--- design/flow/design.v ---
module alu(clk,src0,src1,shamt,func,dst,dst_EX_DM,ov,zr,neg);
localparam ADD	= 3'b000;
localparam SUB 	= 3'b001;
localparam AND	= 3'b010;
localparam NOR	= 3'b011; 
localparam SLL	= 3'b100;
localparam SRL	= 3'b101;
localparam SRA	= 3'b110;
localparam LHB  = 3'b111;
localparam ADDi 	= 4'b0000;
localparam ADDZi 	= 4'b0001;
localparam SUBi 	= 4'b0010;
localparam ANDi		= 4'b0011;
localparam NORi		= 4'b0100;
localparam SLLi		= 4'b0101;
localparam SRLi		= 4'b0110;
localparam SRAi		= 4'b0111;
localparam LWi		= 4'b1000;
localparam SWi		= 4'b1001;
localparam LHBi		= 4'b1010;
localparam LLBi		= 4'b1011;
localparam BRi		= 4'b1100;
localparam JALi		= 4'b1101;
localparam JRi		= 4'b1110;
localparam HLTi		= 4'b1111;
localparam RF2SRC0 	= 2'b00;
localparam IMM_BR2SRC0 = 2'b01;			 
localparam IMM_JMP2SRC0 = 2'b10;		 
localparam IMM2SRC0 = 2'b11;			 
localparam RF2SRC1	= 2'b00;
localparam IMM2SRC1 = 2'b01;			 
localparam NPC2SRC1 = 2'b10;			 
input clk;
input [15:0] src0,src1;
input [2:0] func;			 
input [3:0] shamt;			 
output [15:0] dst;			 
output reg [15:0] dst_EX_DM;
output ov,zr,neg;
wire [15:0] sum;		 
wire [15:0] sum_sat;	 
wire [15:0] src0_2s_cmp;
wire cin;
wire sat_neg,sat_pos;
wire shft_in;
wire [15:0] shft_l1,shft_l2,shft_l4,shft_l;		 
wire [15:0] shft_r1,shft_r2,shft_r4,shft_r;		 
assign src0_2s_cmp = (func==SUB) ? ~src0 : src0;	 
assign cin = (func==SUB) ? 1 : 0;					 
assign sum = src1 + src0_2s_cmp + cin;
assign sat_neg = (src1[15] && src0_2s_cmp[15] && ~sum[15]) ? 1 : 0;
assign sat_pos = (~src1[15] && !src0_2s_cmp[15] && sum[15]) ? 1 : 0;
assign sum_sat = (sat_pos) ? 16'h7fff :
                 (sat_neg) ? 16'h8000 :
				 sum;
assign ov = sat_pos | sat_neg;
assign shft_l1 = (shamt[0]) ? {src1[14:0],1'b0} : src1;
assign shft_l2 = (shamt[1]) ? {shft_l1[13:0],2'b00} : shft_l1;
assign shft_l4 = (shamt[2]) ? {shft_l2[11:0],4'h0} : shft_l2;
assign shft_l = (shamt[3]) ? {shft_l4[7:0],8'h00} : shft_l4;
assign shft_in = (func==SRA) ? src1[15] : 0;
assign shft_r1 = (shamt[0]) ? {shft_in,src1[15:1]} : src1;
assign shft_r2 = (shamt[1]) ? {{2{shft_in}},shft_r1[15:2]} : shft_r1;
assign shft_r4 = (shamt[2]) ? {{4{shft_in}},shft_r2[15:4]} : shft_r2;
assign shft_r = (shamt[3]) ? {{8{shft_in}},shft_r4[15:8]} : shft_r4;
assign dst = (func==AND) ? src1 & src0 :
			 (func==NOR) ? ~(src1 | src0) :
			 (func==SLL) ? shft_l :
			 ((func==SRL) || (func==SRA)) ? shft_r :
			 (func==LHB) ? {src1[7:0],src0[7:0]} : sum_sat;	 
assign zr = ~|dst;
assign neg = dst[15];
always @(posedge clk)
  dst_EX_DM <= dst;
endmodule
module br_bool(clk,rst_n,clk_z_ID_EX,clk_nv_ID_EX,br_instr_ID_EX,
               jmp_imm_ID_EX,jmp_reg_ID_EX,cc_ID_EX,zr,ov,neg,
			   zr_EX_DM,flow_change_ID_EX);
input clk,rst_n;
input clk_z_ID_EX;			 
input clk_nv_ID_EX;			 
input br_instr_ID_EX;		 
input jmp_imm_ID_EX;		 
input jmp_reg_ID_EX;		 
input [2:0] cc_ID_EX;		 
input zr,ov,neg;			 
output reg flow_change_ID_EX;		 
output reg zr_EX_DM;				 
reg neg_EX_DM,ov_EX_DM;
always @(posedge clk, negedge rst_n)
  if (!rst_n)
    zr_EX_DM  <= 0;
  else if (clk_z_ID_EX) 
    zr_EX_DM  <= zr;
always @(posedge clk, negedge rst_n)
  if (!rst_n)
    begin
      ov_EX_DM  <= 0;
	  neg_EX_DM <= 0;
	end
  else if (clk_nv_ID_EX)
    begin
      ov_EX_DM  <= ov;
	  neg_EX_DM <= neg;
	end
always @* begin
  flow_change_ID_EX = jmp_imm_ID_EX | jmp_reg_ID_EX;	 
  if (br_instr_ID_EX)
    case (cc_ID_EX)
	  3'b000 : flow_change_ID_EX = ~zr_EX_DM;
	  3'b001 : flow_change_ID_EX = zr_EX_DM;
	  3'b010 : flow_change_ID_EX = ~zr_EX_DM & ~neg_EX_DM;
	  3'b011 : flow_change_ID_EX = neg_EX_DM;
	  3'b100 : flow_change_ID_EX = zr_EX_DM | (~zr_EX_DM & ~neg_EX_DM);
	  3'b101 : flow_change_ID_EX = neg_EX_DM | zr_EX_DM;
	  3'b110 : flow_change_ID_EX = ov_EX_DM;
	  3'b111 : flow_change_ID_EX = 1;
	endcase
end
endmodule
module dst_mux(clk,dm_re_EX_DM,dm_rd_data_EX_DM,pc_EX_DM,dst_EX_DM,rf_w_data_DM_WB,jmp_imm_EX_DM);
input clk;
input dm_re_EX_DM;
input jmp_imm_EX_DM;
input [15:0] dm_rd_data_EX_DM;		 
input [15:0] pc_EX_DM;				 
input [15:0] dst_EX_DM;				 
output reg[15:0] rf_w_data_DM_WB;		 
always @(posedge clk)
  if (dm_re_EX_DM)
    rf_w_data_DM_WB <= dm_rd_data_EX_DM;
  else if (jmp_imm_EX_DM)
    rf_w_data_DM_WB <= pc_EX_DM;
  else
    rf_w_data_DM_WB <= dst_EX_DM;
endmodule
module src_mux(clk,stall_ID_EX,stall_EX_DM,src0sel_ID_EX,src1sel_ID_EX,p0,p1,
               imm_ID_EX,pc_ID_EX,p0_EX_DM,src0,src1,dst_EX_DM,dst_DM_WB,
			   byp0_EX,byp0_DM,byp1_EX,byp1_DM);
input clk;
input stall_ID_EX,stall_EX_DM;					 
input [1:0] src0sel_ID_EX,src1sel_ID_EX;		 
input [15:0] p0;					 
input [15:0] p1;					 
input [15:0] pc_ID_EX;				 
input [11:0] imm_ID_EX;				 
input [15:0] dst_EX_DM;				 
input [15:0] dst_DM_WB;				 
input byp0_EX,byp1_EX;				 
input byp0_DM,byp1_DM;				 
output reg [15:0] p0_EX_DM;			 
output [15:0] src0,src1;			 
reg [15:0] p0_ID_EX,p1_ID_EX;		 
wire[15:0] RF_p0,RF_p1;				 
localparam ADD	= 3'b000;
localparam SUB 	= 3'b001;
localparam AND	= 3'b010;
localparam NOR	= 3'b011; 
localparam SLL	= 3'b100;
localparam SRL	= 3'b101;
localparam SRA	= 3'b110;
localparam LHB  = 3'b111;
localparam ADDi 	= 4'b0000;
localparam ADDZi 	= 4'b0001;
localparam SUBi 	= 4'b0010;
localparam ANDi		= 4'b0011;
localparam NORi		= 4'b0100;
localparam SLLi		= 4'b0101;
localparam SRLi		= 4'b0110;
localparam SRAi		= 4'b0111;
localparam LWi		= 4'b1000;
localparam SWi		= 4'b1001;
localparam LHBi		= 4'b1010;
localparam LLBi		= 4'b1011;
localparam BRi		= 4'b1100;
localparam JALi		= 4'b1101;
localparam JRi		= 4'b1110;
localparam HLTi		= 4'b1111;
localparam RF2SRC0 	= 2'b00;
localparam IMM_BR2SRC0 = 2'b01;			 
localparam IMM_JMP2SRC0 = 2'b10;		 
localparam IMM2SRC0 = 2'b11;			 
localparam RF2SRC1	= 2'b00;
localparam IMM2SRC1 = 2'b01;			 
localparam NPC2SRC1 = 2'b10;			 
always @(posedge clk)
  if (!stall_ID_EX)
    begin
	  p0_ID_EX <= p0;
	  p1_ID_EX <= p1;
	end
assign RF_p0 = (byp0_EX) ? dst_EX_DM :		 
               (byp0_DM) ? dst_DM_WB :
			   p0_ID_EX;
assign RF_p1 = (byp1_EX) ? dst_EX_DM :		 
               (byp1_DM) ? dst_DM_WB :
			   p1_ID_EX;	
always @(posedge clk)
  if (!stall_EX_DM)
	p0_EX_DM <= RF_p0;
assign src0 = (src0sel_ID_EX == RF2SRC0) ? RF_p0 : 
              (src0sel_ID_EX == IMM_BR2SRC0) ? {{7{imm_ID_EX[8]}},imm_ID_EX[8:0]} :		 
			  (src0sel_ID_EX == IMM_JMP2SRC0) ? {{4{imm_ID_EX[11]}},imm_ID_EX[11:0]} :	 
              {{12{imm_ID_EX[3]}},imm_ID_EX[3:0]};		 
assign src1 = (src1sel_ID_EX == RF2SRC1) ? RF_p1 : 
              (src1sel_ID_EX == NPC2SRC1) ? pc_ID_EX :	 
			  {{8{imm_ID_EX[7]}},imm_ID_EX[7:0]};			 
endmodule
module pc(clk,rst_n,stall_IM_ID,dst_ID_EX,
          pc,pc_ID_EX,flow_change_ID_EX,pc_EX_DM);
input clk,rst_n;
input flow_change_ID_EX;			 
input stall_IM_ID;					 
input [15:0] dst_ID_EX;				 
output [15:0] pc;					 
output reg [15:0] pc_ID_EX;			 
output reg [15:0] pc_EX_DM;			 
reg [15:0] pc,pc_IM_ID;
wire [15:0] nxt_pc;
assign nxt_pc = pc + 1;
always @(posedge clk, negedge rst_n)
  if (!rst_n)
    pc <= 16'h0000;
  else if (!stall_IM_ID)	 
    if (flow_change_ID_EX)
      pc <= dst_ID_EX;
    else
	  pc <= nxt_pc;
always @(posedge clk)
  if (!stall_IM_ID)
    pc_IM_ID <= nxt_pc;		 
always @(posedge clk)
  pc_ID_EX <= pc_IM_ID;	 
always @(posedge clk)
  pc_EX_DM <= pc_ID_EX;	 
endmodule
module id(clk,rst_n,instr,zr_EX_DM,br_instr_ID_EX,jmp_imm_ID_EX,jmp_reg_ID_EX,
          jmp_imm_EX_DM,rf_re0,rf_re1,
          rf_we_DM_WB,rf_p0_addr,rf_p1_addr,rf_dst_addr_DM_WB,alu_func_ID_EX,src0sel_ID_EX,
		  src1sel_ID_EX,dm_re_EX_DM,dm_we_EX_DM,clk_z_ID_EX,clk_nv_ID_EX,instr_ID_EX,
		  cc_ID_EX, stall_IM_ID,stall_ID_EX,stall_EX_DM,hlt_DM_WB,byp0_EX,byp0_DM,
		  byp1_EX,byp1_DM,flow_change_ID_EX);
input clk,rst_n;
input [15:0] instr;					 
input zr_EX_DM;						 
input flow_change_ID_EX;
output reg jmp_imm_ID_EX;
output reg jmp_reg_ID_EX;
output reg br_instr_ID_EX;			 
output reg jmp_imm_EX_DM;			 
output reg rf_re0;					 
output reg rf_re1;					 
output reg rf_we_DM_WB;				 
output reg [3:0] rf_p0_addr;		 
output reg [3:0] rf_p1_addr;		 
output reg [3:0] rf_dst_addr_DM_WB;	 
output reg [2:0] alu_func_ID_EX;	 
output reg [1:0] src0sel_ID_EX;		 
output reg [1:0] src1sel_ID_EX;		 
output reg dm_re_EX_DM;				 
output reg dm_we_EX_DM;				 
output reg clk_z_ID_EX;				 
output reg clk_nv_ID_EX;			 
output [11:0] instr_ID_EX;			 
output [2:0] cc_ID_EX;				 
output stall_IM_ID;					 
output stall_ID_EX;					 
output stall_EX_DM;					 
output reg hlt_DM_WB;				 
output reg byp0_EX,byp0_DM;			 
output reg byp1_EX,byp1_DM;			 
reg br_instr;
reg jmp_imm;
reg jmp_reg;
reg rf_we;
reg hlt;
reg [3:0] rf_dst_addr;
reg [2:0] alu_func;
reg [1:0] src0sel,src1sel;
reg dm_re;
reg dm_we;
reg clk_z;
reg clk_nv;
reg cond_ex;
reg [15:0] instr_IM_ID;			 
reg	rf_we_ID_EX,rf_we_EX_DM;
reg [3:0] rf_dst_addr_ID_EX,rf_dst_addr_EX_DM;
reg	dm_re_ID_EX;
reg	dm_we_ID_EX;
reg hlt_ID_EX,hlt_EX_DM;
reg [11:0] instr_ID_EX;		 
reg flow_change_EX_DM;		 
reg cond_ex_ID_EX;			 
wire load_use_hazard,flush;
localparam ADD	= 3'b000;
localparam SUB 	= 3'b001;
localparam AND	= 3'b010;
localparam NOR	= 3'b011; 
localparam SLL	= 3'b100;
localparam SRL	= 3'b101;
localparam SRA	= 3'b110;
localparam LHB  = 3'b111;
localparam ADDi 	= 4'b0000;
localparam ADDZi 	= 4'b0001;
localparam SUBi 	= 4'b0010;
localparam ANDi		= 4'b0011;
localparam NORi		= 4'b0100;
localparam SLLi		= 4'b0101;
localparam SRLi		= 4'b0110;
localparam SRAi		= 4'b0111;
localparam LWi		= 4'b1000;
localparam SWi		= 4'b1001;
localparam LHBi		= 4'b1010;
localparam LLBi		= 4'b1011;
localparam BRi		= 4'b1100;
localparam JALi		= 4'b1101;
localparam JRi		= 4'b1110;
localparam HLTi		= 4'b1111;
localparam RF2SRC0 	= 2'b00;
localparam IMM_BR2SRC0 = 2'b01;			 
localparam IMM_JMP2SRC0 = 2'b10;		 
localparam IMM2SRC0 = 2'b11;			 
localparam RF2SRC1	= 2'b00;
localparam IMM2SRC1 = 2'b01;			 
localparam NPC2SRC1 = 2'b10;			 
always @(posedge clk, negedge rst_n)
  if (!rst_n)
    instr_IM_ID <= 16'hb000;			 
  else if (!stall_IM_ID)
    instr_IM_ID <= instr;				 
always @(posedge clk)
  if (!stall_ID_EX)
    begin
	  br_instr_ID_EX 	<= br_instr & !load_use_hazard & !flush;
	  jmp_imm_ID_EX   	<= jmp_imm & !load_use_hazard & !flush;
	  jmp_reg_ID_EX   	<= jmp_reg & !load_use_hazard & !flush;
	  rf_we_ID_EX     	<= rf_we & !load_use_hazard & !flush;
	  rf_dst_addr_ID_EX	<= rf_dst_addr;
	  alu_func_ID_EX    <= alu_func;
	  src0sel_ID_EX		<= src0sel;
	  src1sel_ID_EX		<= src1sel;
	  dm_re_ID_EX       <= dm_re & !load_use_hazard & !flush;
	  dm_we_ID_EX       <= dm_we & !load_use_hazard & !flush;
	  clk_z_ID_EX		<= clk_z & !load_use_hazard & !flush;
	  clk_nv_ID_EX		<= clk_nv & !load_use_hazard & !flush;
	  instr_ID_EX		<= instr_IM_ID[11:0];
	  cond_ex_ID_EX 	<= cond_ex;
	end
always @(posedge clk)
  if (!stall_EX_DM)
    begin
	  rf_we_EX_DM		<= rf_we_ID_EX & (!(cond_ex_ID_EX & !zr_EX_DM));	 
	  rf_dst_addr_EX_DM <= rf_dst_addr_ID_EX;
      dm_re_EX_DM		<= dm_re_ID_EX;
	  dm_we_EX_DM		<= dm_we_ID_EX;
	  jmp_imm_EX_DM 	<= jmp_imm_ID_EX;
	end
always @(posedge clk) begin
  rf_we_DM_WB 		<= rf_we_EX_DM;
  rf_dst_addr_DM_WB <= rf_dst_addr_EX_DM;
end
always @(posedge clk, negedge rst_n)
  if (!rst_n) 
    begin
	  byp0_EX <= 1'b0;
	  byp0_DM <= 1'b0;
	  byp1_EX <= 1'b0;
	  byp1_DM <= 1'b0;
	end
  else
    begin
	  byp0_EX <= (rf_dst_addr_ID_EX==rf_p0_addr) ? (rf_we_ID_EX & !(cond_ex_ID_EX & !zr_EX_DM) & |rf_p0_addr) : 1'b0;
	  byp0_DM <= (rf_dst_addr_EX_DM==rf_p0_addr) ? (rf_we_EX_DM & |rf_p0_addr) : 1'b0;
	  byp1_EX <= (rf_dst_addr_ID_EX==rf_p1_addr) ? (rf_we_ID_EX & !(cond_ex_ID_EX & !zr_EX_DM) & |rf_p1_addr) : 1'b0;
	  byp1_DM <= (rf_dst_addr_EX_DM==rf_p1_addr) ? (rf_we_EX_DM & |rf_p1_addr) : 1'b0;
	end
always @(posedge clk, negedge rst_n)
  if (!rst_n)
    begin
	  hlt_ID_EX <= 1'b0;
	  hlt_EX_DM <= 1'b0;
	  hlt_DM_WB <= 1'b0;
    end
  else
    begin
	  hlt_ID_EX <= hlt & !flush | hlt_ID_EX;	 
	  hlt_EX_DM <= hlt_ID_EX;
	  hlt_DM_WB <= hlt_EX_DM;
	end
always @(posedge clk, negedge rst_n)
  if (!rst_n)
    flow_change_EX_DM <= 1'b0;
  else if(!stall_EX_DM)
    flow_change_EX_DM <= flow_change_ID_EX;
assign flush = flow_change_ID_EX | flow_change_EX_DM | hlt_ID_EX | hlt_EX_DM;
assign load_use_hazard = (((rf_dst_addr_ID_EX==rf_p0_addr) && rf_re0) || 
                          ((rf_dst_addr_ID_EX==rf_p1_addr) && rf_re1)) ? dm_re_ID_EX : 1'b0;
assign stall_IM_ID = hlt_ID_EX | load_use_hazard;
assign stall_ID_EX = 1'b0;  
assign stall_EX_DM = 1'b0;  
assign cc_ID_EX = instr_ID_EX[11:9];
always @* begin
  br_instr = 0;
  jmp_imm = 0;
  jmp_reg = 0;
  rf_re0 = 0;
  rf_re1 = 0;
  rf_we = 0;
  rf_p0_addr = instr_IM_ID[3:0];
  rf_p1_addr = instr_IM_ID[7:4];
  rf_dst_addr = instr_IM_ID[11:8];
  alu_func = ADD;
  src0sel = RF2SRC0;
  src1sel = RF2SRC1;
  dm_re = 0;
  dm_we = 0;
  clk_z = 0;
  clk_nv = 0;
  hlt = 0;
  cond_ex = 0;
  case (instr_IM_ID[15:12])
    ADDi : begin
	  rf_re0 = 1;
	  rf_re1 = 1;
	  rf_we = 1;
      clk_z = 1;
      clk_nv = 1;
	end
	ADDZi : begin
	  rf_re0 = 1;
	  rf_re1 = 1;
	  rf_we = 1;	 
      clk_z = 1;
      clk_nv = 1;
	  cond_ex = 1;	 
	end
	SUBi : begin
	  rf_re0 = 1;
	  rf_re1 = 1;
	  rf_we = 1;
      alu_func = SUB;	
      clk_z = 1;
      clk_nv = 1;	  
	end
	ANDi : begin
	  rf_re0 = 1;
	  rf_re1 = 1;
	  rf_we = 1;
      alu_func = AND;
	  clk_z = 1;
	end
	NORi : begin
	  rf_re0 = 1;
	  rf_re1 = 1;
	  rf_we = 1;
      alu_func = NOR;
	  clk_z = 1;
	end	
	SLLi : begin
	  rf_re1 = 1;
	  rf_we = 1;
      alu_func = SLL;
	  clk_z = 1;
	end	
	SRLi : begin
	  rf_re1 = 1;
	  rf_we = 1;
      alu_func = SRL;
	  clk_z = 1;
	end	
	SRAi : begin
	  rf_re1 = 1;
	  rf_we = 1;
      alu_func = SRA;
	  clk_z = 1;
	end
	LWi : begin
	  src0sel = IMM2SRC0;		 
	  rf_re1 = 1;
	  rf_we = 1;
	  dm_re = 1;
	end
	SWi : begin
	  src0sel = IMM2SRC0;					 
	  rf_re1 = 1;							 
	  rf_re0 = 1;							 
	  rf_p0_addr = instr_IM_ID[11:8];		 
	  dm_we = 1;
	end
	LHBi : begin
	  rf_re0 = 1;
	  rf_p0_addr = instr_IM_ID[11:8];		 
	  src1sel = IMM2SRC1;					 
	  rf_we = 1;
	  alu_func = LHB;
	end
	LLBi : begin
	  rf_re0 = 1;					 
	  rf_p0_addr = 4'h0;			 
	  src1sel = IMM2SRC1;			 
	  rf_we = 1;
	end
    BRi : begin
	  src0sel = IMM_BR2SRC0;		 
	  src1sel = NPC2SRC1;			 
	  br_instr = 1;
	end
	JALi : begin
	  src0sel = IMM_JMP2SRC0;		 
	  src1sel = NPC2SRC1;			 
	  rf_we = 1;
	  rf_dst_addr = 4'hF;			 
	  jmp_imm = 1;
	end
	JRi : begin
	  rf_re0 = 1;					 
	  rf_p0_addr = 4'h0;
	  rf_re1 = 1;					 
	  jmp_reg = 1;
	end
	HLTi : begin
	  hlt = 1;
	end
  endcase
end
endmodule
module rf(clk,p0_addr,p1_addr,p0,p1,re0,re1,dst_addr,dst,we);
input clk;
input [3:0] p0_addr, p1_addr;			 
input re0,re1;							 
input [3:0] dst_addr;					 
input [15:0] dst;						 
input we;								 
output [15:0] p0,p1;  					 
reg [15:0] mem[0:15];					 
always @(posedge clk)
  if (we)
    mem[dst_addr] <= dst;
assign p0 = (p0_addr == 4'h0) ? 16'b0 : ((we && (p0_addr == dst_addr)) ? dst : mem[p0_addr]);
assign p1 = (p1_addr == 4'h0) ? 16'b0 : ((we && (p1_addr == dst_addr)) ? dst : mem[p1_addr]);
endmodule
module cpu(clk,rst_n, iaddr, instr, wdata, we, addr, re, rdata, hlt);
input clk,rst_n;
input [15:0] instr;				 
input [15:0] rdata; 			 
output we, re; 
output [15:0] iaddr;			 
output [15:0] addr; 
output [15:0] wdata; 
output hlt;						 
wire [11:0] instr_ID_EX;		 
wire [15:0] src0,src1;			 
wire [15:0] dst_EX_DM;			 
wire [15:0] dst_ID_EX;			 
wire [15:0] pc_ID_EX;			 
wire [15:0] pc_EX_DM;			 
wire [15:0] rf_w_data_DM_WB;	 
wire [15:0] p0,p1;				 
wire [3:0] rf_p0_addr;			 
wire [3:0] rf_p1_addr;			 
wire [3:0] rf_dst_addr_DM_WB;	 
wire [2:0] alu_func_ID_EX;		 
wire [1:0] src0sel_ID_EX;		 
wire [1:0] src1sel_ID_EX;		 
wire [2:0] cc_ID_EX;			 
wire [15:0] p0_EX_DM;			 
wire stall_IM_ID,stall_ID_EX,stall_EX_DM;
wire flow_change_ID_EX,zr_EX_DM,br_instr_ID_EX,jmp_imm_ID_EX,jmp_reg_ID_EX,jmp_imm_EX_DM;
wire rf_re0,rf_re1,rf_we_DM_WB,dm_re_EX_DM,dm_we_EX_DM,clk_z_ID_EX,clk_nv_ID_EX;
wire hlt_DM_WB,byp0_EX,byp0_DM,byp1_EX,byp1_DM;
wire ov,zr,neg;
pc iPC(.clk(clk), .rst_n(rst_n), .stall_IM_ID(stall_IM_ID), .pc(iaddr), .dst_ID_EX(dst_ID_EX),
       .pc_ID_EX(pc_ID_EX), .pc_EX_DM(pc_EX_DM), .flow_change_ID_EX(flow_change_ID_EX));
id	iID(.clk(clk), .rst_n(rst_n), .instr(instr), .zr_EX_DM(zr_EX_DM), .br_instr_ID_EX(br_instr_ID_EX),
        .jmp_imm_ID_EX(jmp_imm_ID_EX), .jmp_reg_ID_EX(jmp_reg_ID_EX), .jmp_imm_EX_DM(jmp_imm_EX_DM), .rf_re0(rf_re0),
		.rf_re1(rf_re1), .rf_we_DM_WB(rf_we_DM_WB), .rf_p0_addr(rf_p0_addr), .rf_p1_addr(rf_p1_addr),
		.rf_dst_addr_DM_WB(rf_dst_addr_DM_WB), .alu_func_ID_EX(alu_func_ID_EX),
		.src0sel_ID_EX(src0sel_ID_EX), .src1sel_ID_EX(src1sel_ID_EX), .dm_re_EX_DM(dm_re_EX_DM),
		.dm_we_EX_DM(dm_we_EX_DM), .clk_z_ID_EX(clk_z_ID_EX), .clk_nv_ID_EX(clk_nv_ID_EX),
		.instr_ID_EX(instr_ID_EX), .cc_ID_EX(cc_ID_EX), .stall_IM_ID(stall_IM_ID),
		.stall_ID_EX(stall_ID_EX), .stall_EX_DM(stall_EX_DM), .hlt_DM_WB(hlt_DM_WB),
		.byp0_EX(byp0_EX), .byp0_DM(byp0_DM), .byp1_EX(byp1_EX), .byp1_DM(byp1_DM),
		.flow_change_ID_EX(flow_change_ID_EX));
rf iRF(.clk(clk), .p0_addr(rf_p0_addr), .p1_addr(rf_p1_addr), .p0(p0), .p1(p1),
       .re0(rf_re0), .re1(rf_re1), .dst_addr(rf_dst_addr_DM_WB), .dst(rf_w_data_DM_WB),
 	   .we(rf_we_DM_WB));
src_mux ISRCMUX(.clk(clk), .stall_ID_EX(stall_ID_EX), .stall_EX_DM(stall_EX_DM),
                .src0sel_ID_EX(src0sel_ID_EX), .src1sel_ID_EX(src1sel_ID_EX), .p0(p0), .p1(p1),
                .imm_ID_EX(instr_ID_EX), .pc_ID_EX(pc_ID_EX), .p0_EX_DM(p0_EX_DM),
				.src0(src0), .src1(src1), .dst_EX_DM(dst_EX_DM), .dst_DM_WB(rf_w_data_DM_WB),
			    .byp0_EX(byp0_EX), .byp0_DM(byp0_DM), .byp1_EX(byp1_EX), .byp1_DM(byp1_DM));
alu iALU(.clk(clk), .src0(src0), .src1(src1), .shamt(instr_ID_EX[3:0]), .func(alu_func_ID_EX),
         .dst(dst_ID_EX), .dst_EX_DM(dst_EX_DM), .ov(ov), .zr(zr), .neg(neg));
dst_mux iDSTMUX(.clk(clk), .dm_re_EX_DM(dm_re_EX_DM), .dm_rd_data_EX_DM(rdata),
                .dst_EX_DM(dst_EX_DM), .pc_EX_DM(pc_EX_DM), .rf_w_data_DM_WB(rf_w_data_DM_WB),
				.jmp_imm_EX_DM(jmp_imm_EX_DM));
br_bool iBRL(.clk(clk), .rst_n(rst_n), .clk_z_ID_EX(clk_z_ID_EX), .clk_nv_ID_EX(clk_nv_ID_EX),
             .br_instr_ID_EX(br_instr_ID_EX), .jmp_imm_ID_EX(jmp_imm_ID_EX),
			 .jmp_reg_ID_EX(jmp_reg_ID_EX), .cc_ID_EX(cc_ID_EX), .zr(zr), .ov(ov),
			 .zr_EX_DM(zr_EX_DM), .neg(neg), .flow_change_ID_EX(flow_change_ID_EX));	
assign wdata = p0_EX_DM; 
assign addr = dst_EX_DM; 
assign re = dm_re_EX_DM;
assign we = dm_we_EX_DM; 
assign hlt = hlt_DM_WB;
endmodule
--- design/flow/run.sh ---
#!/bin/bash
# the make line also repeats each setting of config.mk as NAME=value (left out here)
make -C /OpenROAD-flow-scripts/flow DESIGN_CONFIG=/design/flow/config.mk WORK_HOME=/design/flow/orfs CLKGATE_MAP_FILE= finish
--- design/flow/config.mk ---
export PLATFORM = sky130hd
export DESIGN_NAME = cpu
export DESIGN_NICKNAME = cpu
export VERILOG_FILES = /design/flow/design.v
export SDC_FILE = /design/flow/constraint.sdc
export NUM_CORES = 4
export LEC_CHECK = 0
export CAP_MARGIN = 20
export CORE_MARGIN = 2
export CORE_UTILIZATION = 72
export CTS_CLUSTER_DIAMETER = 30
export CTS_CLUSTER_SIZE = 71
export HOLD_SLACK_MARGIN = -0.09
export PLACE_DENSITY = 0.65
export SETUP_SLACK_MARGIN = -0.19
export SLEW_MARGIN = 20
--- design/flow/constraint.sdc ---
create_clock -name core_clock -period 2.83 [get_ports {clk}]
set_input_delay 0.5660 -clock core_clock [delete_from_list [all_inputs] [get_ports {clk}]]
set_output_delay 0.5660 -clock core_clock [all_outputs]
set_load 0.01 [all_outputs]
==> design notes, run 1 <==
The run stopped with a tool error. The stage where the run came to a stop is 5_1_grt. The first error in the log reads "[ERROR GRT-0116] Global routing finished with congestion. Check the congestion regions in the DRC Viewer". Once detailed placement completed, the half-perimeter wirelength came to 63.62 mm. After synthesis, the share of flip-flops with an asynchronous set or reset is 9.015%. The commonest cells after synthesis are nand2_1 (426), edfxtp_1 (272), dfxtp_1 (162), clkbuf_1 (128), nor2_1 (119). Buffers placed on the I/O ports in this run total 84. The synthesis warning total was 7. The mean area per synthesized cell is 10.67 um^2. By area, the combinational part of the netlist is dominated by simple AND/OR/NAND/NOR gates. TritonCTS created 82 clock buffers.

With the simple-gate area share of the yosys netlist at 15.66%, the number of instances in the synthesized netlist is 2339. The number of nets in the synthesized netlist is 2391. Summed over all routing layers, the global router reports a total usage of 93.55%. For reference, the placement row count at floorplan is 68. Clock root buffer: clkbuf_16.

Flip-flop cell with the highest count after synthesis: edfxtp_1. Per Yosys stat, the portion of area used by sequential elements is 50.05%. For this design, the CTS-stage hold fixing added 0 buffers. For the count of different cell masters after synthesis, the log shows 85.

The synthesized design contains 272 enable-type register cells. The H-tree depth reported by CTS came out at 3. The total die size came out at 36170 um^2.

With the final RePlAce weighted congestion at 1.339, the total congestion overflow after global routing is 1395. The floorplan step set the die height to 190.2 um. The share of the core filled by cells before placement is 72.61%. The area fraction in mux cells was 13.99%. The clock net in this run drives a total of 477 sinks.

The number of buffers between clock root and the deepest sink came out at 3. The cell type that accounts for the most area after synthesis is edfxtp_1. The run gives 24960 um^2 as the total cell area reported by yosys after synthesis. Synthesis inferred 477 register bits.

In this run, the synthesized area fraction spent on adder and majority cells is recorded as 0.9325%. The most frequently used library cell after synthesis is nand2_1. The post-synthesis share of cell area spent on and-or and or-and gates came out at 13.87%.

The summed instance area of the synthesized netlist was 24960 um^2. After synthesis, the cell types taking the most area are edfxtp_1 (33%), dfxtp_1 (13%), mux4_2 (8.8%). Parity-gate share of the synthesized area counting xor and xnor cells: 2.211%. The run gives 85 as the number of ports placed on the die boundary. Per the synthesis report, the single largest cell type by area occupies 32.73% of cell area.

Measured along the x axis, the die boundary spans 190.2 um. For the core footprint, the log shows 34370 um^2. In the Yosys report the total cell count is 2339. The instance area at placement was 29750 um^2.
[stage by stage]
| step | setup TNS [ns] | std cells | hold WS, ns | worst slack, ns |
|---|---|---|---|---|
| 2_1_floorplan | -30.71 | 2339 | 0.2704 | -1.275 |
| 4_1_cts | -50.32 | 3338 | -0.04196 | -1.569 |
| 3_5_place_dp | -51.89 | 3152 | 0.3245 | -1.607 |
| 3_3_place_gp | -41.64 | 3152 | 0.3193 | -1.423 |
[timing repair]
action | 4_1_cts
cloned | 4
resized | 164
pin swaps | 59
endpoints found under the setup margin | 79
buffers inserted | 31
[per-layer routing]
layer | GRT usage, % | GRT overflow
met5 | 57.28 | 16
met4 | 98.87 | 393
met3 | 79.60 | 79
met2 | 107.4 | 796
met1 | 91.75 | 111
==> run 2: changes to the inputs <==
CORE_UTILIZATION = 17   (was 72)
CTS_CLUSTER_DIAMETER = unset   (was 30)
CTS_CLUSTER_SIZE = unset   (was 71)
HOLD_SLACK_MARGIN = unset   (was -0.09)
PLACE_DENSITY = unset   (was 0.65)
SETUP_SLACK_MARGIN = unset   (was -0.19)
clock period = 6.57 ns   (was 2.83 ns; I/O delays follow)
==> design notes, run 2 <==
The sort of element at the end of the critical path was a flop. The final RePlAce weighted congestion is 0.9421 (was 1.339). The fraction of post-synthesis cell area in the top cell type by area works out to 32.73% (unchanged). The first detailed-routing pass took 7 iterations. The run gives 130 for the largest net degree at the start of global routing.

The post-synthesis cell type with the largest combined area was edfxtp_1 (unchanged). The area fraction in full adders, half adders and majority gates is 0.9325% (unchanged). The final report gives the standard cell area, fillers excluded, as 29860 um^2. The tools report the number of ports placed on the die boundary as 85 (unchanged). The most utilized layer in the global route result was met2.

The total of hold buffers inserted after clock tree synthesis is 0 (unchanged). The run gives 15.66% (unchanged) for the simple-gate area share of the yosys netlist. STA classifies the critical path startpoint as a flop. For met3 alone, demand over resource in global routing was 1.844%.

The critical path goes through buf_4, mux2_2, o21ai_0, nor2_1, ha_1, nand4_1, nor3_1, a211oi_1, mux2_2, or4_1, a311oi_1, o22ai_1, nor4_1, nand4b_1, o41ai_2. The beginning of the worst hold path was iPC.pc_IM_ID[6].

The most numerous cell type found on the critical path is mux2_2. The post-synth tally of flip-flops with integrated enable was 272 (unchanged). Data arrives at the worst endpoint at 6.10 ns. The number of instances in the synthesized netlist was 2339 (unchanged). The critical path's largest stage delay was 0.71 ns. The worst hold path terminates at iPC.pc_ID_EX[6]. For the maximum frequency from static timing analysis, the log shows 177.5 MHz. The run gives 0 for the number of nets still failing antenna checks after routing. For the final database, setup skew stands at 0.07621 ns.

The total cell area reported by yosys after synthesis came out at 24960 um^2 (unchanged). For the worst reg-to-reg path, the startpoint reported by OpenROAD is iID.byp1_DM. The warning total across the stage logs came out at 29.

The logs give 140 (was 68) for the standard-cell row count and 7 (unchanged) for the synthesis warning total. The tools report the sequential share of the synthesized area as 50.05% (unchanged). The area fraction in mux cells was 13.99% (unchanged).

Relative to the synthesized area, the layout overhead comes to 19.65%. The clock insertion delay at the later pin of the skew report is 0.64 ns. The parity-gate share of the synthesized area counting xor and xnor cells was 2.211% (unchanged). The first global-routing pass estimated 131.8 mm of wire.

The post-synthesis share of cell area spent on and-or and or-and gates was 13.87% (unchanged). The core footprint came out at 145700 um^2 (was 34370 um^2). The run gives 24960 um^2 (unchanged) as the summed instance area of the synthesized netlist. The count of clock tree sinks was 477 (unchanged); the die outline width was 387.2 um (was 190.2 um). Per the OpenROAD timing report, the critical path contains 15 cells. Checking max transition, the worst relative margin is 25.75%. The number of buffers between clock root and the deepest sink was 3 (unchanged). Most numerous cell types in the synthesized netlist: nand2_1 (426), edfxtp_1 (272), dfxtp_1 (162), clkbuf_1 (128), nor2_1 (119) (unchanged). The number of antenna violations at the first check in global routing is 4. The final report lists the setup-violating endpoint count as 0. The number of max-capacitance violations reported was 0.

The number of violations reported at the end of detailed-routing iteration 0 came out at 2476. Cell types occupying the most area after synthesis: edfxtp_1 (33%), dfxtp_1 (13%), mux4_2 (8.8%) (unchanged). Of the available clock period, the critical path in the final layout requires 85.75%. Fill cells in the final layout number 15755.

The H-tree depth reported by CTS was 2 (was 3); the share of the core filled by cells before placement was 17.12% (was 72.61%). Number of global-route vias before repair: 18874. The tools report the clock root buffer as clkbuf_16 (unchanged). The run gives 1 for the number of buffer and inverter instances along the worst setup path.

The post-synthesis register bit count came out at 477 (unchanged). With the count of buffers added by post-CTS timing repair for setup at 0 (was 31), the number of gates resized after CTS is 0 (was 164). Count of final max-slew check failures: 0. The detailed router placed 19910 vias in this run. TritonCTS built the clock tree.

The run gives 5.634 ns for the clock period minus final worst setup slack. Measured in cells, the most critical reg-to-reg path has a length of 15. In the final report, the number of hold violations comes to 0. Setup repair after global routing left no endpoint under its margin. The fraction of registers with async set or reset after synthesis works out to 9.015% (unchanged). Most numerous cell in the Yosys netlist: nand2_1 (unchanged). The total congestion overflow after global routing is 0, and the mean area per synthesized cell is 10.67 um^2 (unchanged). The routed design shows a wire length per standard cell of 21.11 um.

The DRC violation total left in the routed layout is recorded as 0. Setup slack closes at 0.9360 ns. The post-detailed-routing wire length is 91.28 mm. The highest-delay cell along the critical path is or4_1. The worst hold path passes through 0 cells. For the count of different cell masters after synthesis, the log shows 85 (unchanged). Main kind of combinational logic by area: simple AND/OR/NAND/NOR gates (unchanged). The worst register-to-register path ends at iBRL.zr_EX_DM. Category of the critical setup timing path: reg -> reg. Global routing used 11.68% of the available tracks. The detail-routed via count per cell came out at 4.605.

The flow ran to the end and the layout has no timing, DRC or antenna violations. The synthesized net count was 2391 (unchanged). The vertical die dimension works out to 387.2 um (was 190.2 um). Timing endpoint of the critical path: iBRL.zr_EX_DM. The minimum setup slack among reg-to-reg paths was 0.94 ns.

The worst setup path startpoint was iID.byp1_DM. The kind of cell adding the most delay to the critical path is AND-OR/OR-AND gates. The type recorded for the worst min-delay path is reg -> reg.

For the pin with the worst max-slew slack, the measured transition is 1.110 ns. For reference, the clock transition at the flip-flops on the worst setup and hold paths is 0.06 ns. The flip-flop cell with the highest count after synthesis was edfxtp_1 (unchanged). Worst slack at placement: 1.097 ns (was -1.607 ns). For the final net count, the log shows 2416.

The run gives 0 ns for the sum of negative setup slack. The number of port buffers is 84 (unchanged), and the worst endpoint required time is 7.04 ns. The clock buffer count from CTS is 50 (was 82). The run gives 2339 (unchanged) for the number of cells in the yosys synthesis report. The run gives 149900 um^2 (was 36170 um^2) for the total die size. The tools report the final HPWL from detailed placement as 63.77 mm (was 63.62 mm). The instance area at placement is 28150 um^2 (was 29750 um^2). With the biggest fanout along the worst timing path at 9, the fraction of met1 tracks used by global routing is 16.77%. met2 track demand over resource after global routing is 17.28%.
-- run 2: area by class of cell --
class / instances / area [um^2] / area share (%)
Inverter: 37 / 138.9 / 0.4651
Antenna cell: 1 / 2.502 / 0.008380
Sequential cell: 477 / 12500 / 41.86
Tap cell: 1917 / 2399 / 8.032
Clock buffer: 71 / 1464 / 4.902
Clock inverter: 23 / 244.0 / 0.8170
Multi-Input combinational cell: 1654 / 11820 / 39.57
Timing Repair Buffer: 144 / 1299 / 4.349
-- run 2: layer usage --
| layer | routed length [um] | part of all wire, % |
|---|---|---|
| met5 | 9 | 0.0099 |
| met1 | 40750 | 45 |
| met3 | 7557 | 8.3 |
| met4 | 3889 | 4.3 |
| met2 | 39080 | 43 |
-- run 2: stage by stage --
| step | utilization (%) | hold slack, ns | instances |
|---|---|---|---|
| 5_1_grt | 20.49 | 0.3456 | 4324 |
| 3_5_place_dp | 19.31 | 0.3171 | 4229 |
| 2_1_floorplan | - | 0.3096 | 2339 |
| 6_report | 20.49 | 0.3389 | 4324 |
| 4_1_cts | 20.49 | 0.3418 | 4323 |
| 3_3_place_gp | 19.31 | 0.3143 | 4229 |
==> run 3: changes to the inputs <==
CORE_UTILIZATION = 70   (was 17)
CTS_CLUSTER_SIZE = 32   (was unset)
PLACE_DENSITY = 0.64   (was unset)
SETUP_SLACK_MARGIN = -0.13   (was unset)
clock period = 4.22 ns   (was 6.57 ns; I/O delays follow)
==> design notes, run 3 <==
The run finished, with violations left. A clean result was blocked by setup timing. The worst endpoint required time is 4.72 ns (was 7.04 ns), and the post-route clock period utilization is 110.2% (was 85.75%). The tools report the total die size as 37180 um^2 (was 149900 um^2).

The final net count is 2678 (was 2416). The warning total across the stage logs came out at 36 (was 29). TritonCTS built the clock tree. Clock tree skew after final layout: 0.03694 ns (was 0.07621 ns).

The area fraction in mux cells is 13.99% (unchanged). The run gives 0 (unchanged) as the total congestion overflow after global routing. The die outline width came out at 192.8 um (was 387.2 um).

The run gives 35310 um^2 (was 145700 um^2) for the core footprint. The area fraction in full adders, half adders and majority gates is 0.9325% (unchanged), and the total number of vias is 24625 (was 19910). The final RePlAce weighted congestion was 1.179 (was 0.9421); the simple-gate area share of the yosys netlist was 15.66% (unchanged).

The parity-gate share of the synthesized area counting xor and xnor cells was 2.211% (unchanged). Biggest fanout along the worst timing path: 7 (was 9). The number of cells on the worst reg-to-reg path came out at 17 (was 15). The share of the core filled by cells before placement was 70.68% (was 17.12%). The run gives 215.0 MHz (was 177.5 MHz) for the maximum frequency from static timing analysis. With the clock buffer count from CTS at 46 (was 50), the worst-case headroom to the max-slew limit is 17.92% (was 25.75%).

The clock period minus final worst setup slack was 4.651 ns (was 5.634 ns); the number of nets still failing antenna checks after routing was 0 (unchanged). The post-synth tally of flip-flops with integrated enable came out at 272 (unchanged). The sort of element at the end of the critical path is a flop (unchanged). The critical path's largest stage delay works out to 0.55 ns (was 0.71 ns). The main kind of combinational logic by area is simple AND/OR/NAND/NOR gates (unchanged). The number of violations reported at the end of detailed-routing iteration 0 is 5173 (was 2476).

Setup repair after global routing could not meet its margin everywhere. With the count of different cell masters after synthesis at 85 (unchanged), the post-synthesis to final-layout area growth is 21.98% (was 19.65%). The highest-delay cell along the critical path was or4_4 (was or4_1). The fraction of registers with async set or reset after synthesis works out to 9.015% (unchanged).

The class of the tightest hold or removal check is in -> async (was reg -> reg). The sequential share of the synthesized area was 50.05% (unchanged). The global-route wire length before repair came out at 148.2 mm (was 131.8 mm).

The DRC violation count after routing came out at 0 (unchanged). The detail-routed net length per standard cell works out to 33.76 um (was 21.11 um). CP Cell Sequence: buf_12, buf_6, mux2i_4, o21ai_2, a21o_1, xor2_1, ha_1, nand4_1, buf_4, or3_4, and4_4, o31a_1, nor2_4, o221ai_2, o21a_1, or4_4, o41ai_2 (was buf_4, mux2_2, o21ai_0, nor2_1, ha_1, nand4_1, nor3_1, a211oi_1, mux2_2, or4_1, a311oi_1, o22ai_1, nor4_1, nand4b_1, o41ai_2).

The critical path depth in cells came out at 17 (was 15). The critical path launch point type is a flop (unchanged). The count of final setup violators is 26 (was 0). Synthesized net count: 2391 (unchanged). Kind of cell adding the most delay to the critical path: simple AND/OR/NAND/NOR gates (was AND-OR/OR-AND gates). The minimum setup slack among reg-to-reg paths was -0.43 ns (was 0.94 ns); the number of hold violations in the final report was 0 (unchanged).

Most numerous cell types in the synthesized netlist: nand2_1 (426), edfxtp_1 (272), dfxtp_1 (162), clkbuf_1 (128), nor2_1 (119) (unchanged). The endpoint of the most critical register-to-register path was iBRL.zr_EX_DM (unchanged). The detail-routed via count per cell came out at 7.870 (was 4.605). The final hold slack came out at 0.2461 ns (was 0.3389 ns).

The mean area per synthesized cell works out to 10.67 um^2 (unchanged). The number of port buffers was 84 (unchanged). Most numerous cell in the Yosys netlist: nand2_1 (unchanged).

The category of the critical setup timing path is reg -> reg (unchanged). Reg-to-reg startpoint: iID.byp0_DM (was iID.byp1_DM).

The worst-margin pin slew is 1.224 ns (was 1.110 ns). The run gives 192.8 um (was 387.2 um) for the vertical die dimension. The final HPWL from detailed placement is 64.58 mm (was 63.77 mm), and the number of global-route vias before repair is 23190 (was 18874). The run gives 477 (unchanged) for the post-synthesis register bit count.

Total cell area reported by yosys after synthesis: 24960 um^2 (unchanged). H-tree depth reported by CTS: 2 (unchanged). Number of buffer and inverter instances along the worst setup path: 3 (was 1).

The number of cells in the yosys synthesis report came out at 2339 (unchanged). Post-synthesis cell type with the largest combined area: edfxtp_1 (unchanged). The all-layer global routing usage is 55.59% (was 11.68%). Number of max-capacitance violations reported: 0 (unchanged). The worst slack at placement is -0.3750 ns (was 1.097 ns). The number of search-and-repair iterations in the first detailed-routing pass is 10 (was 7). The logs give 85 (unchanged) for the number of ports placed on the die boundary and 24960 um^2 (unchanged) for the summed instance area of the synthesized netlist. The tools report the clock root buffer as clkbuf_16 (unchanged). Number of instances in the synthesized netlist: 2339 (unchanged).

Flip-flop cell with the highest count after synthesis: edfxtp_1 (unchanged). Worst setup path startpoint: iID.byp0_DM (was iID.byp1_DM). The logs give 477 (unchanged) for the count of clock tree sinks and 7 (unchanged) for the synthesis warning total.

The post-detailed-routing wire length is 105.6 mm (was 91.28 mm). The timing endpoint of the critical path was iBRL.zr_EX_DM (unchanged). The count of final max-slew check failures was 0 (unchanged); the standard-cell row count was 69 (was 140).

The clock transition time at the flip-flop clock pins of the worst setup and hold paths is 0.07 ns (was 0.06 ns). The tools report the data arrival time of the worst path as 5.15 ns (was 6.10 ns). The run gives 32.73% (unchanged) for the fraction of post-synthesis cell area in the top cell type by area.

Cell types occupying the most area after synthesis: edfxtp_1 (33%), dfxtp_1 (13%), mux4_2 (8.8%) (unchanged). The clock insertion delay at the later pin of the skew report was 0.63 ns (was 0.64 ns). The number of buffers between clock root and the deepest sink is 3 (unchanged). The run gives -0.4313 ns (was 0.9360 ns) for the worst-case setup margin in the final layout.

The logs give 10 (was 4) for the number of antenna violations at the first check in global routing and 131 (was 130) for the largest net degree at the start of global routing. Total of hold buffers inserted after clock tree synthesis: 0 (unchanged). Post-synthesis share of cell area spent on and-or and or-and gates: 13.87% (unchanged).
==> run 3: layer usage <==
metal	wire length (um)	share of wire, %	GRT usage, %
met4	10950	10	38.87
met1	32040	30	67.62
met5	165	0.16	1.236
met2	42900	41	78.98
met3	19570	19	24.80
==> run 3: through the flow <==
stage / utilization [%] / instance area (um^2) / instances / TNS, ns
3_3_place_gp: 80.19 / 28310 / 3019 / -0.9903
5_1_grt: 86.19 / 30430 / 3125 / -6.617
3_5_place_dp: 80.19 / 28310 / 3019 / -3.155
6_report: 86.22 / 30440 / 3129 / -4.711
2_1_floorplan: - / 25000 / 2339 / -0.1063
4_1_cts: 84.65 / 29890 / 3106 / -0.8779
==> run 3: area by class of cell <==
class                      instances  area (um^2)
fill                            1511         4867
antenna                            4        10.01
inverter                          37        141.4
clock inverter                    22        205.2
tap                              461        576.8
timing repair buffer             410         3491
sequential                       477        12500
clock buffer                      64         1311
multi-input combinational       1654        12200
==> run 3: repair_timing <==
item                                    CTS  global route
endpoints found under the setup margin   15            34
resized                                  19            93
cloned                                    0             1
pin swaps                                 5            41
setup buffers                             2            20
==> run 4: changes to the inputs <==
ABC_AREA = 1   (was unset)
CELL_PAD_IN_SITES_DETAIL_PLACEMENT = 0   (was unset)
CELL_PAD_IN_SITES_GLOBAL_PLACEMENT = 0   (was unset)
CORE_UTILIZATION = 72   (was 70)
CTS_CLUSTER_DIAMETER = 298   (was unset)
CTS_CLUSTER_SIZE = 16   (was 32)
GPL_ROUTABILITY_DRIVEN = 1   (was unset)
PLACE_DENSITY = 0.75   (was 0.64)
SETUP_SLACK_MARGIN = 0.4   (was -0.13)
SLEW_MARGIN = 40   (was 20)
TNS_END_PERCENT = 100   (was unset)
clock period = 3.29 ns   (was 4.22 ns; I/O delays follow)
==> design notes, run 4 <==
The synthesized net count was 2891 (was 2391); the final RePlAce weighted congestion was 1.131 (was 1.179). Final HPWL from detailed placement: 57.63 mm (was 64.58 mm). The flip-flop cell with the highest count after synthesis was edfxtp_1 (unchanged).

Stage where the run ended: 5_1_grt. With the vertical die dimension at 185.9 um (was 192.8 um), the synthesis warning total is 7 (unchanged). The run gives 23830 um^2 (was 24960 um^2) for the summed instance area of the synthesized netlist. The number of cells in the design after placement came out at 3454 (was 3019). Post-synthesis cell type with the largest combined area: edfxtp_1 (unchanged). The total die size was 34570 um^2 (was 37180 um^2); the count of different cell masters after synthesis was 61 (was 85). The run gives 185.9 um (was 192.8 um) for the die outline width. The fraction of registers with async set or reset after synthesis came out at 9.015% (unchanged). The run gives 2839 (was 2339) for the number of instances in the synthesized netlist. The parity-gate share of the synthesized area counting xor and xnor cells came out at 1.727% (was 2.211%). The run gives 73.24% (was 70.68%) for the share of the core filled by cells before placement.

The run gives 272 (unchanged) for the post-synth tally of flip-flops with integrated enable. The area fraction in full adders, half adders and majority gates came out at 0.9766% (was 0.9325%). The run gives 52.42% (was 50.05%) as the sequential share of the synthesized area.

The tools report the number of ports placed on the die boundary as 85 (unchanged). The clock buffer count from CTS was 35 (was 46). The simple-gate area share of the yosys netlist is 15.63% (was 15.66%), and the number of port buffers is 84 (unchanged). The run gives 21.58% (was 13.87%) for the post-synthesis share of cell area spent on and-or and or-and gates. The main kind of combinational logic by area was AND-OR/OR-AND gates (was simple AND/OR/NAND/NOR gates).

The most numerous cell in the Yosys netlist is nand2_1 (unchanged). The standard-cell row count came out at 66 (was 69). The core footprint is 32540 um^2 (was 35310 um^2).

Clock root buffer: clkbuf_16 (unchanged). The mean area per synthesized cell is 8.393 um^2 (was 10.67 um^2). The total cell area reported by yosys after synthesis was 23830 um^2 (was 24960 um^2); the H-tree depth reported by CTS was 2 (unchanged). The post-synthesis register bit count was 477 (unchanged).

Cell types occupying the most area after synthesis: edfxtp_1 (34%), dfxtp_1 (14%), o21ai_0 (8.5%) (was edfxtp_1 (33%), dfxtp_1 (13%), mux4_2 (8.8%)). Summed over all layers, the global routing overflow is 730. The flow did not finish. The number of cells in the yosys synthesis report came out at 2839 (was 2339). The tool reported: "[ERROR GRT-0232] Routing congestion too high. Check the congestion heatmap in the GUI". With the count of clock tree sinks at 477 (unchanged), the number of buffers between clock root and the deepest sink is 3 (unchanged). Most numerous cell types in the synthesized netlist: nand2_1 (523), o21ai_0 (405), inv_1 (276), edfxtp_1 (272), nor2_1 (244) (was nand2_1 (426), edfxtp_1 (272), dfxtp_1 (162), clkbuf_1 (128), nor2_1 (119)). The fraction of post-synthesis cell area in the top cell type by area is 34.28% (was 32.73%), and the area fraction in mux cells is 0.04201% (was 13.99%). The run gives 91.99% for the all-layer global routing usage.
run 4: per-stage QoR:
| step | setup TNS, ns | setup WS, ns | cell area, um^2 |
|---|---|---|---|
| after CTS | -7.506 | -0.4146 | 28880 |
| after detailed placement | -13.72 | -0.6548 | 26750 |
| after global placement | -9.457 | -0.5842 | 26750 |
| after floorplan | -2.511 | -0.2533 | 23870 |
run 4: routing by layer:
layer | global-route usage, % | overflow
met1 | 88.94 | 30
met2 | 102.0 | 363
met3 | 83.13 | 67
met4 | 96.63 | 264
met5 | 71.41 | 6
run 4: timing repair:
item,in CTS
hold buffers,0
setup endpoints to repair,91
pin swaps,52
gates resized,177
setup buffers,64
cloned,4
==> run 5: changes to the inputs <==
CELL_PAD_IN_SITES_DETAIL_PLACEMENT = unset   (was 0)
CELL_PAD_IN_SITES_GLOBAL_PLACEMENT = unset   (was 0)
CORE_UTILIZATION = 70   (was 72)
CTS_CLUSTER_DIAMETER = 231   (was 298)
CTS_CLUSTER_SIZE = 38   (was 16)
GPL_ROUTABILITY_DRIVEN = unset   (was 1)
PLACE_DENSITY = unset   (was 0.75)
PLACE_DENSITY_LB_ADDON = 0.27   (was unset)
SETUP_SLACK_MARGIN = 0.99   (was 0.4)
SLEW_MARGIN = 20   (was 40)
TNS_END_PERCENT = unset   (was 100)
clock period = 3.35 ns   (was 3.29 ns; I/O delays follow)
==> design notes, run 5 <==
The post-synthesis cell type with the largest combined area is edfxtp_1 (unchanged). The summed instance area of the synthesized netlist is 23830 um^2 (unchanged), and the number of cells in the design after placement is 3468 (was 3454). The tools report the stage where the run ended as 5_1_grt (unchanged). The area fraction in mux cells came out at 0.04201% (unchanged). The main kind of combinational logic by area is AND-OR/OR-AND gates (unchanged).

The area fraction in full adders, half adders and majority gates came out at 0.9766% (unchanged). Simple-gate area share of the yosys netlist: 15.63% (unchanged). Total cell area reported by yosys after synthesis: 23830 um^2 (unchanged). The flip-flop cell with the highest count after synthesis is edfxtp_1 (unchanged). The number of cells in the yosys synthesis report came out at 2839 (unchanged). The tools report the clock root buffer as clkbuf_16 (unchanged). For the clock buffer count from CTS, the log shows 16 (was 35).

The run gives 58.10 mm (was 57.63 mm) for the final HPWL from detailed placement. The most numerous cell in the Yosys netlist was nand2_1 (unchanged). With the number of ports placed on the die boundary at 85 (unchanged), the number of port buffers is 84 (unchanged).

The number of buffers between clock root and the deepest sink was 3 (unchanged); the synthesis warning total was 7 (unchanged). Sequential share of the synthesized area: 52.42% (unchanged). The run stopped with a tool error.

The die outline width was 188.5 um (was 185.9 um); the fraction of registers with async set or reset after synthesis was 9.015% (unchanged). With the count of clock tree sinks at 477 (unchanged), the vertical die dimension is 188.5 um (was 185.9 um). The run gives 33530 um^2 (was 32540 um^2) as the core footprint.

The logs give 67 (was 66) for the standard-cell row count and 86.18% for the all-layer global routing usage. The synthesized net count came out at 2891 (unchanged). The H-tree depth reported by CTS is 1 (was 2), and the post-synth tally of flip-flops with integrated enable is 272 (unchanged). Number of instances in the synthesized netlist: 2839 (unchanged). The post-synthesis register bit count came out at 477 (unchanged). The fraction of post-synthesis cell area in the top cell type by area is 34.28% (unchanged), and the total of hold buffers inserted after clock tree synthesis is 0 (unchanged). The total congestion overflow after global routing was 252.

The run gives 1.084 (was 1.131) for the final RePlAce weighted congestion. Post-synthesis share of cell area spent on and-or and or-and gates: 21.58% (unchanged). Cell types occupying the most area after synthesis: edfxtp_1 (34%), dfxtp_1 (14%), o21ai_0 (8.5%) (unchanged).

The mean area per synthesized cell was 8.393 um^2 (unchanged). The run gives -0.6441 ns (was -0.6548 ns) for the worst slack at placement. For the share of the core filled by cells before placement, the log shows 71.06% (was 73.24%).

Parity-gate share of the synthesized area counting xor and xnor cells: 1.727% (unchanged). Total die size: 35530 um^2 (was 34570 um^2). The run gives 61 (unchanged) as the count of different cell masters after synthesis.

Error that ended the run: [ERROR GRT-0232] Routing congestion too high. Check the congestion heatmap in the GUI (unchanged). Most numerous cell types in the synthesized netlist: nand2_1 (523), o21ai_0 (405), inv_1 (276), edfxtp_1 (272), nor2_1 (244) (unchanged).
run 5: metrics by stage:
stage / instance area, um^2 / util, % / hold WS (ns)
2_1_floorplan: 23920 / - / 0.3096
3_3_place_gp: 26750 / 79.76 / 0.3185
3_5_place_dp: 26750 / 79.76 / 0.3161
4_1_cts: 29750 / 88.73 / 0.08793
run 5: routing by layer:
layer	GRT overflow	track usage, %
met1	10	88.48
met2	121	95.76
met3	15	77.56
met4	101	81.76
met5	5	51.92
run 5: repair_timing:
item                       in CTS
pin swaps                      95
setup endpoints to repair     116
resized                       353
setup buffers                  93
gates cloned                   23
==> run 6: changes to the inputs <==
CORE_UTILIZATION = 67   (was 70)
CTS_CLUSTER_DIAMETER = 371   (was 231)
CTS_CLUSTER_SIZE = 100   (was 38)
PLACE_DENSITY_LB_ADDON = unset   (was 0.27)
SETUP_SLACK_MARGIN = unset   (was 0.99)
clock period = 1.57 ns   (was 3.35 ns; I/O delays follow)
==> design notes, run 6 <==
The main kind of combinational logic by area was AND-OR/OR-AND gates (unchanged). With the final RePlAce weighted congestion at 1.080 (was 1.084), the number of ports placed on the die boundary is 85 (unchanged). The total die size was 37090 um^2 (was 35530 um^2). The total cell area reported by yosys after synthesis was 23830 um^2 (unchanged). The tools report the total congestion overflow after global routing as 623.

The number of cells in the yosys synthesis report came out at 2839 (unchanged). The post-synthesis register bit count is 477 (unchanged). Most numerous cell types in the synthesized netlist: nand2_1 (523), o21ai_0 (405), inv_1 (276), edfxtp_1 (272), nor2_1 (244) (unchanged). The area fraction in mux cells came out at 0.04201% (unchanged). Flip-flop cell with the highest count after synthesis: edfxtp_1 (unchanged). With the mean area per synthesized cell at 8.393 um^2 (unchanged), the number of instances in the synthesized netlist is 2839 (unchanged). The share of the core filled by cells before placement is 67.49% (was 71.06%), and the simple-gate area share of the yosys netlist is 15.63% (unchanged). Error that ended the run: [ERROR GRT-0232] Routing congestion too high. Check the congestion heatmap in the GUI (unchanged).

The fraction of registers with async set or reset after synthesis was 9.015% (unchanged); the post-synthesis share of cell area spent on and-or and or-and gates was 21.58% (unchanged). The clock buffer count from CTS is 8 (was 16). Most numerous cell in the Yosys netlist: nand2_1 (unchanged). With the final HPWL from detailed placement at 63.16 mm (was 58.10 mm), the vertical die dimension is 192.6 um (was 188.5 um).

The run gives 3 (unchanged) as the number of buffers between clock root and the deepest sink. The tools report the stage where the run ended as 5_1_grt (unchanged). The number of port buffers came out at 84 (unchanged).

The tools report the all-layer global routing usage as 89.32%. Cell types occupying the most area after synthesis: edfxtp_1 (34%), dfxtp_1 (14%), o21ai_0 (8.5%) (unchanged). For the count of different cell masters after synthesis, the log shows 61 (unchanged). The standard-cell row count was 69 (was 67); the die outline width was 192.6 um (was 188.5 um).

Post-synth tally of flip-flops with integrated enable: 272 (unchanged). Clock root buffer: clkbuf_16 (unchanged). The tools report the synthesis warning total as 7 (unchanged). The run gives 1.727% (unchanged) for the parity-gate share of the synthesized area counting xor and xnor cells. The area fraction in full adders, half adders and majority gates works out to 0.9766% (unchanged). The run stopped with a tool error. The sequential share of the synthesized area is 52.42% (unchanged).

The tools report the summed instance area of the synthesized netlist as 23830 um^2 (unchanged). The core footprint came out at 35310 um^2 (was 33530 um^2). The fraction of post-synthesis cell area in the top cell type by area was 34.28% (unchanged). The run gives 2891 (unchanged) for the synthesized net count. The post-synthesis cell type with the largest combined area is edfxtp_1 (unchanged). The count of clock tree sinks came out at 477 (unchanged). The tools report the H-tree depth reported by CTS as 1 (unchanged).
[run 6: repair_timing]
| action | CTS |
|---|---|
| hold buffers | 1 |
| resized | 325 |
| buffers inserted | 108 |
| hold endpoints to repair | 43 |
| cloned | 22 |
| setup endpoints to repair | 190 |
| pin swaps | 98 |
[run 6: per-stage QoR]
step	instances	worst slack (ns)	util (%)	instance area, um^2
2_1_floorplan	2839	-1.973	-	24450
3_3_place_gp	3710	-2.194	82.72	29210
3_5_place_dp	3710	-2.437	82.72	29210
4_1_cts	3844	-2.198	90.31	31890
[run 6: layer usage]
metal	GRT overflow	GRT usage [%]
met1	10	86.95
met2	386	101.2
met3	23	80.23
met4	204	91.57
met5	0	55.77
==> run 7: changes to the inputs <==
ABC_AREA = unset   (was 1)
CELL_PAD_IN_SITES_DETAIL_PLACEMENT = 0   (was unset)
CELL_PAD_IN_SITES_GLOBAL_PLACEMENT = 0   (was unset)
CORE_UTILIZATION = 66   (was 67)
CTS_CLUSTER_DIAMETER = 298   (was 371)
CTS_CLUSTER_SIZE = 16   (was 100)
GPL_ROUTABILITY_DRIVEN = 1   (was unset)
SETUP_SLACK_MARGIN = -0.39   (was unset)
SLEW_MARGIN = 15   (was 20)
TNS_END_PERCENT = 5   (was unset)
clock period = 5.3 ns   (was 1.57 ns; I/O delays follow)
==> design notes, run 7 <==
With the die outline width at 198.5 um (was 192.6 um), the count of final setup violators is 3. The tools report the worst endpoint required time as 5.76 ns. The critical path's largest stage delay came out at 0.84 ns. Number of global-route vias before repair: 22186. The post-synthesis cell type with the largest combined area is edfxtp_1 (unchanged). Following the worst setup path forward leads to its endpoint at iBRL.zr_EX_DM. In this run the register-to-register setup slack is -0.21 ns. Worst setup path startpoint: iID.byp0_EX.

The flow ran to the end, but the layout failed its checks. The instance area at placement is 26830 um^2 (was 29210 um^2). The run gives 272 (unchanged) for the post-synth tally of flip-flops with integrated enable. The type recorded for the worst min-delay path is reg -> reg. Hold path endpoint: iPC.pc_ID_EX[3]. The run gives 2339 (was 2839) as the number of instances in the synthesized netlist. The post-synthesis register bit count was 477 (unchanged).

The critical path depth in cells is 16. Looking at the reg2reg group, the worst path starts from iID.byp0_EX. The post-synthesis to final-layout area growth is 11.77%, and the area fraction in full adders, half adders and majority gates is 0.9325% (was 0.9766%). Entering global routing, the biggest net connects 131 pins. Main kind of combinational logic by area: simple AND/OR/NAND/NOR gates (was AND-OR/OR-AND gates). Looking at the setup timing report, the critical path kind is reg -> reg. The warning total across the stage logs works out to 32.

With the fraction of post-synthesis cell area in the top cell type by area at 32.73% (was 34.28%), the clock buffer count from CTS is 35 (was 8). Most numerous cell types in the synthesized netlist: nand2_1 (426), edfxtp_1 (272), dfxtp_1 (162), clkbuf_1 (128), nor2_1 (119) (was nand2_1 (523), o21ai_0 (405), inv_1 (276), edfxtp_1 (272), nor2_1 (244)). The run gives 2.211% (was 1.727%) for the parity-gate share of the synthesized area counting xor and xnor cells.

The DRC violation count after routing came out at 0. The run gives 64.49 mm (was 63.16 mm) as the final HPWL from detailed placement. The summed instance area of the synthesized netlist was 24960 um^2 (was 23830 um^2).

The tools report the critical path launch point type as a flop. On the worst setup and hold paths after CTS, the clock-pin slew comes to 0.08 ns. The flip-flop cell with the highest count after synthesis is edfxtp_1 (unchanged). The number of cells in the design after placement came out at 2881 (was 3710). Highest-delay cell along the critical path: dfrtp_1.

The number of hold violations in the final report came out at 0. By instance count, the cell type seen most on the critical path is a211oi_1. The tally of non-filler cells in the final layout came out at 2948. The run gives 2 for the number of buffer and inverter instances along the worst setup path. The number of cells on the worst reg-to-reg path is 16.

The beginning of the worst hold path is iPC.pc_IM_ID[3]. The first global-routing pass estimated 144.5 mm of wire. For the number of cells in the yosys synthesis report, the log shows 2339 (was 2839). The run gives 2391 (was 2891) for the synthesized net count. The vertical die dimension came out at 198.5 um (was 192.6 um).

A clean result was blocked by setup timing. For this run, the detailed router's first-pass iteration total came to 11. The total of hold buffers inserted after clock tree synthesis was 0 (was 1). The run gives 85 (was 61) for the count of different cell masters after synthesis. TritonCTS built the clock tree. The number of cells traversed by the worst hold path is 0.

Counting the fill cells in the layout gives 2203.

The number of antenna violations at the first check in global routing was 6; the biggest fanout along the worst timing path was 22. The run gives 24960 um^2 (was 23830 um^2) for the total cell area reported by yosys after synthesis. The run gives 2 (was 1) for the H-tree depth reported by CTS. The simple-gate area share of the yosys netlist is 15.66% (was 15.63%). The tools report the final cell area excluding filler cells as 27890 um^2. The run gives 37490 um^2 (was 35310 um^2) for the core footprint. The detailed router finished its first iteration with 4725 violations. With the detail-routed via count per cell at 7.744, the number of max-capacitance violations reported is 0. The tools report the clock root buffer as clkbuf_16 (unchanged). Worst-case headroom to the max-slew limit: 24.73%. The post-detailed-routing wire length is 100.0 mm, and the area fraction in mux cells is 13.99% (was 0.04201%). For the standard-cell row count, the log shows 71 (was 69). Most numerous cell in the Yosys netlist: nand2_1 (unchanged). For the number of ports placed on the die boundary, the log shows 85 (unchanged). The number of buffers between clock root and the deepest sink is 3 (unchanged).

Static timing analysis puts the maximum clock frequency at 181.5 MHz. Cell types occupying the most area after synthesis: edfxtp_1 (33%), dfxtp_1 (13%), mux4_2 (8.8%) (was edfxtp_1 (34%), dfxtp_1 (14%), o21ai_0 (8.5%)). According to the timing report, the arrival time at the worst endpoint equals 5.97 ns.

Once detail routing completed, the nets flagged for antenna violations numbered 0. Dividing the final minimum period by the clock period gives 104.0%. The critical path goes through buf_4, o21ai_0, mux2i_1, xor2_1, inv_1, ha_1, nand2_1, nor2_1, a31oi_2, a211oi_1, o31a_1, a211oi_1, o211ai_1, nor4_1, nand4b_1, o41ai_2.

The number of port buffers is 84 (unchanged). The clock period minus final worst setup slack was 5.510 ns; the total die size was 39390 um^2 (was 37090 um^2). The final RePlAce weighted congestion came out at 1.030 (was 1.080). The timing report attributes the biggest portion of critical-path delay to AND-OR/OR-AND gates. The run gives 0.60 ns as the clock insertion delay at the later pin of the skew report. The fraction of registers with async set or reset after synthesis works out to 9.015% (unchanged). The mean area per synthesized cell is 10.67 um^2 (was 8.393 um^2). Count of clock tree sinks: 477 (unchanged).

Sort of element at the end of the critical path: a flop. The synthesis warning total was 7 (unchanged); the worst-case setup margin in the final layout was -0.2098 ns. The total number of vias is 22829.
run 7: repair_timing:
action                     CTS  global route
resized                      0             1
buffers inserted             0             0
setup endpoints to repair    0             1
run 7: final cells by class:
cell class,count,area (um^2),area share (%)
Sequential cell,477,12500,44.81
Multi-Input combinational cell,1654,11790,42.28
Timing Repair Buffer,204,1794,6.432
Clock buffer,58,962.2,3.449
Tap cell,511,639.4,2.292
Inverter,37,138.9,0.4979
Clock inverter,4,60.06,0.2153
Antenna cell,3,7.507,0.02691
run 7: through the flow:
stage / setup WS (ns) / hold slack (ns) / utilization (%) / TNS [ns]
global placement: 0.2170 / 0.3199 / 71.56 / 0
CTS: 0.02614 / 0.3428 / 74.28 / 0
global route: -0.3123 / 0.3527 / 74.39 / -1.330
finish: -0.2098 / 0.3440 / 74.41 / -0.3562
floorplan: 0.4880 / 0.3096 / - / 0
detailed placement: 0.06503 / 0.3205 / 71.56 / 0
run 7: routing by layer:
metal  global-route usage, %  wire length [um]
met1                   66.62             32910
met2                   74.02             41590
met3                   19.46             17710
met4                   27.97              7735
met5                       0                46
